Design predictor_top, start of the top module:
module predictor_top #(parameter M = 3, parameter K = 4, parameter N = 3) (
    input logic clk,
    input logic reset,
    input logic [K-1:0] index,
    input logic branch_outcome,  
    output logic prediction,      
    output logic success
);
Size: roughly 1800 cells after synthesis, roughly 390 flip-flops, roughly 0.020 mm2 of cells after synthesis.
Settings: LEC_CHECK=0, CAP_MARGIN=0, CORE_MARGIN=2, CORE_UTILIZATION=72, CTS_CLUSTER_DIAMETER=30, SETUP_SLACK_MARGIN=1.23, SLEW_MARGIN=20; clock period 4.24 ns.
run.sh (not shown) runs the stock make flow with config.mk's settings and CLKGATE_MAP_FILE=.
The baseline never finished: it broke off in clock tree synthesis (4_1_cts).
Next try:
--- a/flow/config.mk
+++ b/flow/config.mk
@@ -8 +8,2 @@
-export CAP_MARGIN = 0
+export ABC_AREA = 0
+export CAP_MARGIN = 20
@@ -11,2 +12,3 @@
-export CTS_CLUSTER_DIAMETER = 30
-export SETUP_SLACK_MARGIN = 1.23
+export CTS_CLUSTER_DIAMETER = 372
+export CTS_CLUSTER_SIZE = 98
+export PLACE_DENSITY = 0.39
@@ -13,0 +16 @@
+export TNS_END_PERCENT = 30
==> flow/constraint.sdc (replaced) <==
create_clock -name core_clock -period 3.44 [get_ports {clk}]
set_input_delay 0.6880 -clock core_clock [delete_from_list [all_inputs] [get_ports {clk}]]
set_output_delay 0.6880 -clock core_clock [all_outputs]
set_load 0.01 [all_outputs]
What happened: The changed run aborted during global routing (5_1_grt). Area after synthesis does not change. Synthesized cell count stays the same. Die area stays the same.
Next try:
--- a/flow/config.mk
+++ b/flow/config.mk
@@ -8 +7,0 @@
-export ABC_AREA = 0
@@ -11,4 +10,3 @@
-export CORE_UTILIZATION = 72
-export CTS_CLUSTER_DIAMETER = 372
-export CTS_CLUSTER_SIZE = 98
-export PLACE_DENSITY = 0.39
+export CORE_UTILIZATION = 40
+export CTS_CLUSTER_DIAMETER = 80
+export CTS_CLUSTER_SIZE = 78
@@ -16 +14 @@
-export TNS_END_PERCENT = 30
+export TNS_END_PERCENT = 25
==> flow/constraint.sdc (replaced) <==
create_clock -name core_clock -period 6.0 [get_ports {clk}]
set_input_delay 1.2000 -clock core_clock [delete_from_list [all_inputs] [get_ports {clk}]]
set_output_delay 1.2000 -clock core_clock [all_outputs]
set_load 0.01 [all_outputs]
=> The changed run ran to the end with no violations; die area rises by 78%; synthesized cell count is unchanged; area after synthesis is unchanged.
Next try:
--- a/flow/config.mk
+++ b/flow/config.mk
@@ -10,5 +10,5 @@
-export CORE_UTILIZATION = 40
-export CTS_CLUSTER_DIAMETER = 80
-export CTS_CLUSTER_SIZE = 78
-export SLEW_MARGIN = 20
-export TNS_END_PERCENT = 25
+export CORE_UTILIZATION = 70
+export CTS_CLUSTER_SIZE = 37
+export PLACE_DENSITY = 0.64
+export SETUP_SLACK_MARGIN = 1.23
+export SLEW_MARGIN = 40
==> flow/constraint.sdc (replaced) <==
create_clock -name core_clock -period 4.63 [get_ports {clk}]
set_input_delay 0.9260 -clock core_clock [delete_from_list [all_inputs] [get_ports {clk}]]
set_output_delay 0.9260 -clock core_clock [all_outputs]
set_load 0.01 [all_outputs]
=>
- With this change the flow died in global routing (5_1_grt), error GRT-0232
- die size drops by 42%
- area after synthesis stays the same
- synthesized cell count does not change
Next try:
--- a/flow/config.mk
+++ b/flow/config.mk
@@ -8 +8 @@
-export CAP_MARGIN = 20
+export CAP_MARGIN = 0
@@ -10,5 +10,4 @@
-export CORE_UTILIZATION = 70
-export CTS_CLUSTER_SIZE = 37
-export PLACE_DENSITY = 0.64
-export SETUP_SLACK_MARGIN = 1.23
-export SLEW_MARGIN = 40
+export CORE_UTILIZATION = 72
+export PLACE_DENSITY = 0.65
+export SETUP_SLACK_MARGIN = 1.24
+export SLEW_MARGIN = 20
==> flow/constraint.sdc (replaced) <==
create_clock -name core_clock -period 4.24 [get_ports {clk}]
set_input_delay 0.8480 -clock core_clock [delete_from_list [all_inputs] [get_ports {clk}]]
set_output_delay 0.8480 -clock core_clock [all_outputs]
set_load 0.01 [all_outputs]
Outcome: The changed run died in global routing (5_1_grt). Area after synthesis stays the same. Die area went down by 2.7%. Synthesized cell count is unchanged.

---

The RTL this note starts from:
==> flow/design.v <==
module branch_history_register #(parameter M = 4) (
    input logic clk,
    input logic reset,
    input logic branch_outcome,   
    output logic [M-1:0] bhr_out  
);
    always_ff @(posedge clk or posedge reset) begin
        if (reset) 
            bhr_out <= 0;  
        else 
            bhr_out <= {bhr_out[M-2:0], branch_outcome};  
    end
endmodule
module mnk_bit_predictor #(parameter K = 4,
                        parameter N = 2,
                        parameter M = 4
                        ) (
    input logic clk,
    input logic reset,
    input logic [K-1:0] index,
    input logic [M-1:0] bhr_in,
    input logic branch_outcome,        
    output logic prediction            
);
    logic [N-1:0] pht [((1<<K)*(1<<M))-1:0];  
    logic [K + M -1:0] new_index;
    assign new_index = {bhr_in,index};
    assign prediction = pht[new_index][N-1];
    always_ff @(posedge clk , posedge reset) begin
        if (reset) begin
            for (int i = 0; i < (1<<K)*(1<<M); i++)
                pht[i] <= 0;  
        end
        else begin
            if (branch_outcome) begin
                if (~(&pht[new_index]))
                    pht[new_index] <= pht[new_index] + 1;
            end
            else begin
                if (pht[new_index] > 0)
                    pht[new_index] <= pht[new_index] - 1;
            end
        end
    end
endmodule
module predictor_top #(parameter M = 3, parameter K = 4, parameter N = 3) (
    input logic clk,
    input logic reset,
    input logic [K-1:0] index,
    input logic branch_outcome,  
    output logic prediction,      
    output logic success
);
    logic [M-1:0] bhr_out;      
    branch_history_register #(M) bhr_inst (
        .clk(clk),
        .reset(reset),
        .branch_outcome(branch_outcome),
        .bhr_out(bhr_out)
    );
    mnk_bit_predictor #(K, N, M) pht_inst (
        .clk(clk),
        .reset(reset),
        .index(index),
        .bhr_in (bhr_out),
        .branch_outcome(branch_outcome),
        .prediction(prediction)
    );
    always_comb  begin
        if (prediction == branch_outcome)
        begin success = 1; end
        else begin
        success = 0;
        end
    end 
endmodule
==> flow/config.mk <==
export PLATFORM = sky130hd
export DESIGN_NAME = predictor_top
export DESIGN_NICKNAME = predictor_top
export VERILOG_FILES = /design/flow/design.v
export SDC_FILE = /design/flow/constraint.sdc
export NUM_CORES = 4
export LEC_CHECK = 0
export CAP_MARGIN = 0
export CORE_MARGIN = 2
export CORE_UTILIZATION = 72
export SLEW_MARGIN = 20
==> flow/constraint.sdc <==
create_clock -name core_clock -period 4.24 [get_ports {clk}]
set_input_delay 0.8480 -clock core_clock [delete_from_list [all_inputs] [get_ports {clk}]]
set_output_delay 0.8480 -clock core_clock [all_outputs]
set_load 0.01 [all_outputs]
The baseline never finished: it broke off in global routing.
Rerun with:
- CAP_MARGIN: 0 -> 20
- CORE_UTILIZATION: 72 -> 40
- PLACE_DENSITY: default -> 0.6
- clock period: 4.24 -> 5.92 ns (I/O delays scaled with it)
Outcome: With this change the flow finished clean; area after synthesis is unchanged; die size goes up by 78%; synthesized cell count stays the same.
Rerun with:
- ABC_AREA: default -> 1
- CORE_UTILIZATION: 40 -> 63
- PLACE_DENSITY: 0.6 -> 0.41
- clock period: 5.92 -> 4.23 ns (I/O delays scaled with it)
What happened: Worst setup slack is better by 0.064 ns; sequential share of layout area drops by 2.4 points; global-route usage climbs by 1.3 points; final area climbs by 6.0%.
Rerun with:
- CAP_MARGIN: 20 -> 5
- CORE_UTILIZATION: 63 -> 72
- CTS_CLUSTER_DIAMETER: default -> 105
- GPL_ROUTABILITY_DRIVEN: default -> 0
- HOLD_SLACK_MARGIN: default -> 0.29
- MAX_ROUTING_LAYER: default -> met5
- PLACE_DENSITY: 0.41 -> default
- SETUP_SLACK_MARGIN: default -> 0.89
- TNS_END_PERCENT: default -> 80
- clock period: 4.23 -> 3.48 ns (I/O delays scaled with it)
Outcome:
- With this change the flow died in global routing on GRT-0116
- die size is lower by roughly a tenth
- synthesized cell count does not change
- area after synthesis stays the same
Rerun with:
- ABC_AREA: 1 -> 0
- CAP_MARGIN: 5 -> 20
- CTS_CLUSTER_DIAMETER: 105 -> 372
- CTS_CLUSTER_SIZE: default -> 98
- GPL_ROUTABILITY_DRIVEN: 0 -> default
- HOLD_SLACK_MARGIN: 0.29 -> default
- MAX_ROUTING_LAYER: met5 -> default
- PLACE_DENSITY: default -> 0.39
- SETUP_SLACK_MARGIN: 0.89 -> -0.29
- TNS_END_PERCENT: 80 -> 30
- clock period: 3.48 -> 3.44 ns (I/O delays scaled with it)
After rerunning:
- The changed run died in global routing
- area after synthesis came out lower by 4.6%
- synthesized cell count came out lower by about 40%
- die area came out lower by about 4.5%
